== run 1 ==
==> flow/design.v (excerpt) <==
module ALU_Top #(parameter width = 16 ,
                   Arith_width = width + width ,
                   Logic_width = width,	
                   CMP_width   = width,
                   Shift_width = width)(
input wire [width-1:0] A,
input wire [width-1:0] B,
input wire CLK,
input wire RST,
input wire [3:0] ALU_FUN,
output wire [Arith_width-1:0]  Arith_OUT,
output wire                    Carry_OUT,
output wire                    Arith_Flag,
output wire [Logic_width-1:0]  Logic_OUT,  
output wire                    Logic_Flag,
output wire [CMP_width-1:0]    CMP_OUT,    
output wire                    CMP_Flag,
output wire [Shift_width-1:0]  Shift_OUT,
output wire                    Shift_Flag
);
wire Arith_Enable ,Logic_Enable , CMP_Enable , Shift_Enable;
DECODER u_decoder(
.ALU_FUN(ALU_FUN[3:2]),
.Arith_Enable(Arith_Enable),
.Logic_Enable(Logic_Enable),
.CMP_Enable(CMP_Enable),
.Shift_Enable(Shift_Enable)
);
ARITHMETIC_UNIT #(.width(width),.Arith_width(Arith_width)) u_arithmatic(
.A(A),
.B(B),
.ALU_FUN(ALU_FUN[1:0]),
.CLK(CLK),
.RST(RST),
.Arith_Enable(Arith_Enable),
.Arith_OUT(Arith_OUT),
.Carry_OUT(Carry_OUT),
.Arith_Flag(Arith_Flag)
);
LOGIC_UNIT #(.width(width),.Logic_width(Logic_width)) u_logic(
.A(A),
.B(B),
.ALU_FUN(ALU_FUN[1:0]),
.CLK(CLK),
.RST(RST),
.Logic_Enable(Logic_Enable),
.Logic_OUT(Logic_OUT),
.Logic_Flag(Logic_Flag)
);
CMP_UNIT #(.width(width),.CMP_width(CMP_width)) u_cmp(
.A(A),
.B(B),
.ALU_FUN(ALU_FUN[1:0]),
.CLK(CLK),
.RST(RST),
.CMP_Enable(CMP_Enable),
.CMP_OUT(CMP_OUT),
.CMP_Flag(CMP_Flag)
);
SHIFT_UNIT #(.width(width),.Shift_width(Shift_width)) u_shift(
.A(A),
.B(B),
.ALU_FUN(ALU_FUN[1:0]),
.CLK(CLK),
.RST(RST),
.Shift_Enable(Shift_Enable),
.Shift_OUT(Shift_OUT),
.Shift_Flag(Shift_Flag)
);
endmodule
Size: ~120 I/O pins.
==> flow/config.mk <==
export PLATFORM = sky130hd
export DESIGN_NAME = ALU_Top
export DESIGN_NICKNAME = ALU_Top
export VERILOG_FILES = /design/flow/design.v
export SDC_FILE = /design/flow/constraint.sdc
export NUM_CORES = 4
export LEC_CHECK = 0
export CAP_MARGIN = 20
export CELL_PAD_IN_SITES_DETAIL_PLACEMENT = 2
export CELL_PAD_IN_SITES_GLOBAL_PLACEMENT = 1
export CORE_ASPECT_RATIO = 1.42
export CORE_MARGIN = 10
export CORE_UTILIZATION = 40
export CTS_CLUSTER_DIAMETER = 329
export CTS_CLUSTER_SIZE = 83
export GPL_TIMING_DRIVEN = 0
export MIN_ROUTING_LAYER = met2
export SLEW_MARGIN = 20
export TNS_END_PERCENT = 70
==> flow/constraint.sdc <==
create_clock -name core_clock -period 96.2 [get_ports {CLK}]
set_input_delay 19.2400 -clock core_clock [delete_from_list [all_inputs] [get_ports {CLK}]]
set_output_delay 19.2400 -clock core_clock [all_outputs]
set_load 0.01 [all_outputs]
run.sh (not shown) runs the stock make flow with config.mk's settings and CLKGATE_MAP_FILE=.
Status: run 1 FAILED at global routing (5_1_grt) (tool error)
--- input diff run 1..run 2 ---
- CELL_PAD_IN_SITES_GLOBAL_PLACEMENT: 1 -> unset
- CORE_MARGIN: 10 -> 2
- CTS_CLUSTER_SIZE: 83 -> unset
- MIN_ROUTING_LAYER: met2 -> unset
- CORE_UTILIZATION: 40 -> 69
- CTS_CLUSTER_DIAMETER: 329 -> unset
- GPL_TIMING_DRIVEN: 0 -> unset
- TNS_END_PERCENT: 70 -> unset
- CELL_PAD_IN_SITES_DETAIL_PLACEMENT: 2 -> unset
- CORE_ASPECT_RATIO: 1.42 -> unset
- ABC_AREA: unset -> 1
- the clock period (ns, I/O delays scaled along): 96.2 -> 41.7
Run 2: DPL-0038 in clock tree synthesis (4_1_cts) -> run aborted. [run 2] fraction of the mapped netlist area in compound gates fell 9.9 points relative to run 1. Yosys chip area, run 2 and run 1: lower on run 2. Cmp run 2 vs run 1: count of input and output buffers higher in run 2. Run 2 against run 1; horizontal die dimension is down by more than 10%. Count of different cell masters after synthesis (run 1 / run 2): 1.3. Diff run 1 -> run 2 | post-synthesis xor/xnor area fraction | decrease of 0.99 points. Run 2 vs run 1: cell count after placement up. Comparing run 2 and run 1, the lower share of synthesized cell area in and, or, nand and nor gates was measured on run 1. Compared with run 1, run 2 improves die area.
Input changes introduced in run 3 (baseline for comparison: run 2):
- a change of CORE_UTILIZATION from 69 to 34
- a deleted ABC_AREA that had been 1
- a change of the clock period (ns, I/O delays scaled along) from 41.7 to 92.7
Results
- Out of run 2 and run 3, the only run to close with the timing, DRC and antenna checks passing was run 3.
- In the flow results for run 2 and run 3, the placed instance area is larger on run 2.
- Run 3: synthesized chip area reported by yosys is about 3.4% higher than what run 2 reported.
- What run 2 reported for number of distinct library cell variants in the gate-level netlist after synthesis has to be multiplied by 1.3 to get the figure for run 3.
Modified inputs, run 4 compared to run 3
- swapping 34 for 40 in CORE_UTILIZATION
Findings:
- Run 4 closes out successfully: all stages finished, all timing, DRC and antenna checks passed.
- Run 3 → run 4: post-CTS clock slew at the launch and capture registers of the worst setup and hold paths about even.
